Setup of run A:
==> flow/design.v <==
module JAM (
input CLK,
input RST,
output reg [2:0] W,
output reg [2:0] J,
input [6:0] Cost,
output reg [3:0] MatchCount,
output reg [9:0] MinCost,
output reg Valid );
reg [2:0] n_state;
reg [2:0] c_state;
reg [2:0] max_index;
reg [2:0] max;
reg [2:0] sortlist [0:7];
reg directions [0:7];
reg sortable;
reg [2:0] list_index;
reg [9:0] cost_sum;
reg [9:0] cost_min;
parameter IDLE          = 3'd0,
          CAL_COST      = 3'd1,
          MIN_CONFIRM   = 3'd2,
          MOVE          = 3'd3,
          FIN           = 3'd4
;
always@(posedge CLK or posedge RST) begin
    if (RST) c_state <= IDLE;
    else c_state <= n_state;
end
always@(*) begin
    case(c_state)
        IDLE : n_state = CAL_COST;
        CAL_COST : n_state = (W == 3'd7) ? MIN_CONFIRM : c_state;
        MIN_CONFIRM : n_state = MOVE;
        MOVE : n_state = (sortable == 1'b0) ? FIN : CAL_COST;
        default : n_state = c_state;
    endcase
end
always @(posedge CLK or posedge RST) begin
    if(RST) list_index <= 3'd0;
    else if(n_state == CAL_COST) list_index <= list_index + 3'd1;
    else list_index <= 3'd0;
end
always @(posedge CLK or posedge RST) begin
    if(RST)begin
        sortlist[0] <= 3'd0;
        sortlist[1] <= 3'd1;
        sortlist[2] <= 3'd2;
        sortlist[3] <= 3'd3;
        sortlist[4] <= 3'd4;
        sortlist[5] <= 3'd5;
        sortlist[6] <= 3'd6;
        sortlist[7] <= 3'd7;
    end
    else if(c_state == MOVE && sortable == 1'b1)begin
        if(directions[sortlist[max_index]] == 1'b0)begin
            sortlist[max_index] <= sortlist[max_index-1];
            sortlist[max_index-1] <= sortlist[max_index];
        end
        else if(directions[sortlist[max_index]] == 1'b1)begin
            sortlist[max_index] <= sortlist[max_index+1];
            sortlist[max_index+1] <= sortlist[max_index];
        end
    end
end
always @(posedge CLK or posedge RST) begin
    if(RST)begin
        directions[0] <= 1'b0;
        directions[1] <= 1'b0;
        directions[2] <= 1'b0;
        directions[3] <= 1'b0;
        directions[4] <= 1'b0;
        directions[5] <= 1'b0;
        directions[6] <= 1'b0;
        directions[7] <= 1'b0;
    end
    else if(c_state == MOVE && sortable == 1'b1)begin
        directions[sortlist[0]] <= (sortlist[max_index] < sortlist[0]) ? ~directions[sortlist[0]] : directions[sortlist[0]];
        directions[sortlist[1]] <= (sortlist[max_index] < sortlist[1]) ? ~directions[sortlist[1]] : directions[sortlist[1]];
        directions[sortlist[2]] <= (sortlist[max_index] < sortlist[2]) ? ~directions[sortlist[2]] : directions[sortlist[2]];
        directions[sortlist[3]] <= (sortlist[max_index] < sortlist[3]) ? ~directions[sortlist[3]] : directions[sortlist[3]];
        directions[sortlist[4]] <= (sortlist[max_index] < sortlist[4]) ? ~directions[sortlist[4]] : directions[sortlist[4]];
        directions[sortlist[5]] <= (sortlist[max_index] < sortlist[5]) ? ~directions[sortlist[5]] : directions[sortlist[5]];
        directions[sortlist[6]] <= (sortlist[max_index] < sortlist[6]) ? ~directions[sortlist[6]] : directions[sortlist[6]];
        directions[sortlist[7]] <= (sortlist[max_index] < sortlist[7]) ? ~directions[sortlist[7]] : directions[sortlist[7]];
    end
end
always @(*) begin
    begin
        max_index = 3'd0;
        max = 3'd0;
        if(max < sortlist[0] && (directions[sortlist[0]] == 1'b1 && sortlist[0] > sortlist[1]))begin
            max = sortlist[0];
            max_index = 3'd0;
        end
        if(max < sortlist[1] &&((directions[sortlist[1]] == 1'b0 && sortlist[1] > sortlist[0])||(directions[sortlist[1]] == 1'b1 && sortlist[1] > sortlist[2])))begin
            max = sortlist[1];
            max_index = 3'd1;
        end
        if(max < sortlist[2] &&((directions[sortlist[2]] == 1'b0 && sortlist[2] > sortlist[1])||(directions[sortlist[2]] == 1'b1 && sortlist[2] > sortlist[3])))begin
            max = sortlist[2];
            max_index = 3'd2;
        end
        if(max < sortlist[3] &&((directions[sortlist[3]] == 1'b0 && sortlist[3] > sortlist[2])||(directions[sortlist[3]] == 1'b1 && sortlist[3] > sortlist[4])))begin
            max = sortlist[3];
            max_index = 3'd3;
        end
        if(max < sortlist[4] &&((directions[sortlist[4]] == 1'b0 && sortlist[4] > sortlist[3])||(directions[sortlist[4]] == 1'b1 && sortlist[4] > sortlist[5])))begin
            max = sortlist[4];
            max_index = 3'd4;
        end
        if(max < sortlist[5] &&((directions[sortlist[5]] == 1'b0 && sortlist[5] > sortlist[4])||(directions[sortlist[5]] == 1'b1 && sortlist[5] > sortlist[6])))begin
            max = sortlist[5];
            max_index = 3'd5;
        end
        if(max < sortlist[6] &&((directions[sortlist[6]] == 1'b0 && sortlist[6] > sortlist[5])||(directions[sortlist[6]] == 1'b1 && sortlist[6] > sortlist[7])))begin
            max = sortlist[6];
            max_index = 3'd6;
        end
        if(max < sortlist[7] &&((directions[sortlist[7]] == 1'b0 && sortlist[7] > sortlist[6])))begin
            max = sortlist[7];
            max_index = 3'd7;
        end
    end
end
always @(*) begin
    sortable = 1'b0;
    sortable = ( directions[sortlist[0]] == 1'b1 && sortlist[0] > sortlist[1]) ? 1'b1 : sortable;
    sortable = ((directions[sortlist[1]] == 1'b0 && sortlist[1] > sortlist[0])||(directions[sortlist[1]] == 1'b1 && sortlist[1] > sortlist[2])) ? 1'b1 : sortable;
    sortable = ((directions[sortlist[2]] == 1'b0 && sortlist[2] > sortlist[1])||(directions[sortlist[2]] == 1'b1 && sortlist[2] > sortlist[3])) ? 1'b1 : sortable;
    sortable = ((directions[sortlist[3]] == 1'b0 && sortlist[3] > sortlist[2])||(directions[sortlist[3]] == 1'b1 && sortlist[3] > sortlist[4])) ? 1'b1 : sortable;
    sortable = ((directions[sortlist[4]] == 1'b0 && sortlist[4] > sortlist[3])||(directions[sortlist[4]] == 1'b1 && sortlist[4] > sortlist[5])) ? 1'b1 : sortable;
    sortable = ((directions[sortlist[5]] == 1'b0 && sortlist[5] > sortlist[4])||(directions[sortlist[5]] == 1'b1 && sortlist[5] > sortlist[6])) ? 1'b1 : sortable;
    sortable = ((directions[sortlist[6]] == 1'b0 && sortlist[6] > sortlist[5])||(directions[sortlist[6]] == 1'b1 && sortlist[6] > sortlist[7])) ? 1'b1 : sortable;
    sortable = ( directions[sortlist[7]] == 1'b0 && sortlist[7] > sortlist[6]) ? 1'b1 : sortable;
end
always @(posedge CLK or posedge RST) begin
    if(RST) W <= 3'd0;
    else if(c_state == CAL_COST) W <= list_index;
end
always @(*) begin
    J = sortlist[W];
end
always @(posedge CLK or posedge RST) begin
    if(RST) cost_sum <= 10'd0;
    else if(c_state == CAL_COST) cost_sum <= cost_sum + Cost;
    else cost_sum <= 10'd0;
end
always @(posedge CLK or posedge RST) begin
    if(RST) cost_min <= 10'd1023;
    else if(c_state == MIN_CONFIRM) cost_min <= (cost_min > cost_sum) ? cost_sum : cost_min;
end
always @(posedge CLK or posedge RST) begin
    if(RST) MinCost <= 10'd0;
    else if(c_state == FIN) MinCost <= cost_min;
end
always @(posedge CLK or posedge RST) begin
    if(RST) MatchCount <= 4'd0;
    else if(c_state == MIN_CONFIRM)begin
        if(cost_min > cost_sum) MatchCount <= 4'd1;
        else if(cost_min == cost_sum) MatchCount <= MatchCount + 4'd1;
    end
end
always @(posedge CLK or posedge RST) begin
    if(RST) Valid <= 1'b0;
    else if(c_state == FIN) Valid <= 1'b1;
end
endmodule
clock: 11.7 ns
lec_check: 0
cap_margin: 20
core_margin: 2
core_utilization: 68
hold_slack_margin: -0.1
setup_slack_margin: -0.82
slew_margin: 20
tns_end_percent: 5
run.sh (not shown) runs the stock make flow with config.mk's settings and CLKGATE_MAP_FILE=.
What ended run A was a tool error in global routing (5_1_grt); the run never finished.
Setup changes, run A to run B
- CORE_UTILIZATION now 63, was 68
- SETUP_SLACK_MARGIN no longer set, was -0.82
- TNS_END_PERCENT no longer set, was 5
- HOLD_SLACK_MARGIN no longer set, was -0.1
- the clock period (ns, I/O delays scaled along) now 15.0, was 11.7
Results
Run B reached the final stage; the timing, design-rule and antenna checks on its layout passed.
Compared run B against run A; async set-or-reset flop fraction in the synthesized netlist within noise.
Cmp run A and run B / cell area after placement / higher: run A
Number of buffers added for setup after CTS is higher on run A
Final weighted congestion in routability-driven placement: run B lower than run A
Summary: with run A as the reference, die size in run B moved up by a little under 10%.
Compare run A and run B | core box area higher: run B
Run A → run B: die span in x now sits higher, synthesized cell count flat.
> inputs changed (run B -> run C)
- a change of CORE_UTILIZATION from 63 to 61
- a change of the clock period (ns, I/O delays scaled along) from 15.0 to 15.5
### Flow results
Run C ended up with fewer standard cells than run B.
Compared with run B, in run C width of the die shows an increase of 1.6%, data required time at the worst endpoint shows an increase of 0.52 ns, share of the final layout cell area in sequential cells shows an increase of 0.49 points, register-to-register slack shows an increase of 0.14 ns.
Modified inputs, run D compared to run C
- ABC_AREA newly set to 1
- CORE_UTILIZATION changed from 61 to 65
- TNS_END_PERCENT newly set to 5
- the clock period (ns, I/O delays scaled along) changed from 15.5 to 11.7
Notes after the runs:
Run D finished all stages; the layout is clean.
Power went up by more than 10% going from run C to run D.
Diff run C -> run D: post-synthesis average cell area has decreased; total of clock buffers placed in the layout -1; total clock network power moved up; number of combinational gates with multiple inputs climbed 92; worst relative slew slack down 8.3 points.
Startpoint of the worst setup timing path = sortlist[1][2]: run D; startpoint of the worst setup timing path = sortlist[0][2]: run C
Of run D and run C, the higher synthesized cell area belongs to run C.
Run D reports its cell type of the slowest stage on the worst timing path as sky130_fd_sc_hd__dfrtp_2 while run C reports sky130_fd_sc_hd__a222oi_1.
Looking at end of the critical path, the directions[2] result is from run D; the directions[5] one comes from run C.
Input-level comparison between run E and run D:
- a deleted TNS_END_PERCENT that had been 5
- a deleted ABC_AREA that had been 1
- a change of CORE_UTILIZATION from 65 to 66
- a change of the clock period (ns, I/O delays scaled along) from 11.7 to 12.8
## What came out
Run E did not finish: a tool error stopped it during global routing (5_1_grt).
Run E: synthesized area per cell is 1.4 sq um higher than what run D reported.
Compared with run D, run E shows vertical die dimension that has gone up slightly.
Run E vs run D — yosys synthesis chip area climbed by a few percent
Taking run D as the reference, in run E part of the Yosys area used for sequential elements shrank by 0.51 points, die area rose 0.80%, number of library cell types mapped by synthesis +26, parity-gate share of the synthesized area counting xor and xnor cells moved up.


Setup of job 8895:
// JAM: RTL as listed in full above, without the edits since
export LEC_CHECK = 0
export ABC_AREA = 1
export CAP_MARGIN = 20
export CELL_PAD_IN_SITES_DETAIL_PLACEMENT = 0
export CELL_PAD_IN_SITES_GLOBAL_PLACEMENT = 2
export CORE_ASPECT_RATIO = 0.5
export CORE_MARGIN = 9
export CORE_UTILIZATION = 34
export CTS_CLUSTER_DIAMETER = 376
export CTS_CLUSTER_SIZE = 96
export PLACE_DENSITY_LB_ADDON = 0.05
export SETUP_SLACK_MARGIN = 0.32
export SLEW_MARGIN = 40
export TNS_END_PERCENT = 80
create_clock -name core_clock -period 12.4 [get_ports {CLK}]
Relative to job 8895, the following input files were edited for job 6131:
- SETUP_SLACK_MARGIN removed (was 0.32)
- CTS_CLUSTER_DIAMETER removed (was 376)
- SLEW_MARGIN changed from 40 to 20
- TNS_END_PERCENT removed (was 80)
- CELL_PAD_IN_SITES_DETAIL_PLACEMENT removed (was 0)
- CELL_PAD_IN_SITES_GLOBAL_PLACEMENT removed (was 2)
- CORE_MARGIN changed from 9 to 2
- CORE_ASPECT_RATIO removed (was 0.5)
- PLACE_DENSITY_LB_ADDON removed (was 0.05)
- CORE_UTILIZATION changed from 34 to 65
- CTS_CLUSTER_SIZE removed (was 96)
- the clock period (ns, I/O delays scaled along) changed from 12.4 to 15.4
Results
- Having completed the whole flow, job 6131 delivered a layout that passed the timing, design-rule and antenna checks.
- Compared with job 8895, job 6131 shows a higher arrival time reported for the critical path endpoint.
- When job 6131 is set beside job 8895, its via count turns out to be 415 larger.
- Job 6131 leaves more setup margin than job 8895.
- Job 6131 and job 8895 ended up with roughly the same latest clock arrival within the worst-skew pair.
- Compare job 6131 and job 8895 | total number of placement rows higher: job 6131
- Comparing job 6131 and job 8895, the lower required time reported for the critical path endpoint is on job 8895.
Modified inputs, job 8607 compared to job 6131
- CTS_CLUSTER_DIAMETER: unset -> 396
- CORE_UTILIZATION: 65 -> 72
- the clock period (ns, I/O delays scaled along): 15.4 -> 7.78
Notes after the runs:
The log for job 8607 ends in 4_1_cts with error DPL-0038, so the run never completed.
Job 8607 -> job 6131: arithmetic-cell share of the synthesized area counting full adders, half adders and majority gates delta 0, exact match
Job 6131 -> job 8607: cell area after synthesis delta 0, exact match
Area reported by Yosys stat delta (job 8607 -> job 6131): insignificant
Looking at pre-CTS worst setup slack, job 8607 sits 5.66 ns lower than job 6131 does.
Number of placement rows came out lower on job 8607 than on job 6131.
Higher die boundary height among job 8607 and job 6131: job 6131
Comparing job 8607 and job 6131, the lower area inside the core boundary is on job 8607.
Changes observed in job 8607 relative to job 6131: x dimension of the die -about 5%; die size down about 9%.


Starts from the design.v that is shown in full above.
clock: 9.45 ns
lec_check: 0
abc_area: 1
cap_margin: 20
cell_pad_in_sites_detail_placement: 0
core_aspect_ratio: 1.26
core_margin: 2
core_utilization: 72
cts_cluster_diameter: 95
place_density: 0.35
setup_slack_margin: -0.45
slew_margin: 5
tns_end_percent: 80
The baseline died in 5_1_grt.
Change:
- CORE_ASPECT_RATIO: 1.26 -> 0.81
- CORE_UTILIZATION: 72 -> 68
- PLACE_DENSITY: 0.35 -> not set
- SETUP_SLACK_MARGIN: -0.45 -> 0.32
- clock period: 9.45 -> 17.4 ns (I/O delays scaled with it)
Effect: Now the flow completed with no timing, DRC or antenna violations. Die area came out higher by 5.7%. Area after synthesis does not change. Synthesized cell count is unchanged.
Change:
- ABC_AREA: 1 -> not set
- CELL_PAD_IN_SITES_DETAIL_PLACEMENT: 0 -> not set
- CORE_ASPECT_RATIO: 0.81 -> not set
- CORE_UTILIZATION: 68 -> 40
- CTS_CLUSTER_DIAMETER: 95 -> not set
- SETUP_SLACK_MARGIN: 0.32 -> not set
- SLEW_MARGIN: 5 -> 20
- TNS_END_PERCENT: 80 -> not set
- clock period: 17.4 -> 15.5 ns (I/O delays scaled with it)
Area after synthesis rises by a few percent.
Die area increases by well over a third.
First-iteration DRC count decreases by well over a third.
Worst setup slack gets worse by 3.6 ns.
Utilization decreases by 29 points.
Design area is higher by a little under a tenth.
Total power goes up by about a fifth.
Via count drops by a little under a tenth.
Worst hold slack loses 0.040 ns.
Critical path depth rose by 8.
Change:
- ABC_AREA: not set -> 1
- CORE_UTILIZATION: 40 -> 72
- CTS_CLUSTER_SIZE: not set -> 10
- clock period: 15.5 -> 15.0 ns (I/O delays scaled with it)
The new run completed without violations.
Core utilization grows by 33 points.
Count of clock-buffer cells in the layout increases by 2.
Sequential power barely changes.
Sequential share of layout area came out higher by 1.7 points.


== build 24 ==
RTL: the design.v shown in full above, as it stands there.
clock: 11.4 ns
lec_check: 0
cap_margin: 20
core_margin: 2
core_utilization: 65
hold_slack_margin: -0.1
setup_slack_margin: -0.69
slew_margin: 20
tns_end_percent: 5
Build 24 did not finish; the tool stopped in global routing with error GRT-0232.
Here is what was changed in the inputs of build 45 compared with build 24.
- CORE_UTILIZATION changed from 65 to 58
- TNS_END_PERCENT removed (was 5)
- HOLD_SLACK_MARGIN removed (was -0.1)
- the clock period (ns, I/O delays scaled along) changed from 11.4 to 13.1
--- outcome ---
Effective utilization at floorplan ended up 7.7 points lower on build 45 than on build 24.
Cell area after synthesis came out exactly the same in build 45 and build 24.
Build 24 -> build 45: net count after synthesis delta 0, exact match
Build 45 vs build 24, number of cells upsized or downsized after cts went down by 49.
Cmp build 45 vs build 24: area inside the core boundary higher in build 45
STATUS run=build 45 STAGES=ALL_DONE FINAL_CHECKS=FAILED CAUSE=negative setup slack
The inputs of build 59 differ from those of build 45 as listed below.
- CORE_UTILIZATION now 40, was 58
- SETUP_SLACK_MARGIN no longer set, was -0.69
- the clock period (ns, I/O delays scaled along) now 16.0, was 13.1
==> comparison <==
Build 45 completed end to end; final checks failed (negative setup slack).
Having completed the whole flow, build 59 delivered a layout that passed the timing, design-rule and antenna checks.
| area added between synthesis and finish | lower: build 59 |
Compared to build 45, build 59 shows a wider setup margin.
Compared with build 45, in build 59 achievable frequency fell about 10%, inserted tap cell count rose 69.
Compared with build 45, build 59 improves routed via count.
Inputs modified between build 59 and build 83:
- an added ABC_AREA of 0
- an added CORE_ASPECT_RATIO of 0.5
- an added TNS_END_PERCENT of 5
- an added CTS_CLUSTER_SIZE of 98
- an added CELL_PAD_IN_SITES_GLOBAL_PLACEMENT of 2
- an added PLACE_DENSITY of 0.41
- an added CTS_CLUSTER_DIAMETER of 258
- Build 59 completed every stage of the flow, and the final layout passed the timing, design-rule and antenna checks.
- Build 83 completed every stage of the flow, and the final layout passed the timing, design-rule and antenna checks.
- The clock skew reported for build 83 is greater than that of build 59 by 5.9 ps.
- Delta (build 83 minus build 59): met3 track demand over resource went up by 1.2 points; overall overflow remaining after global route was more or less identical; number of filler cells placed in the layout went up by 65.
- Comparing build 59 and build 83, the lower hold slack is on build 59.
- Build 83 gives more global-route usage than build 59 did.
- Worst setup slack in build 83 is 80 ps lower than in build 59
- Comparing build 59 and build 83, routed wire length is lower on build 59.
- Build 83 vs build 59 — sequential share of cell area dropped 0.17 points.
Power figures rest on the tool's default switching activity, not on a simulated workload.
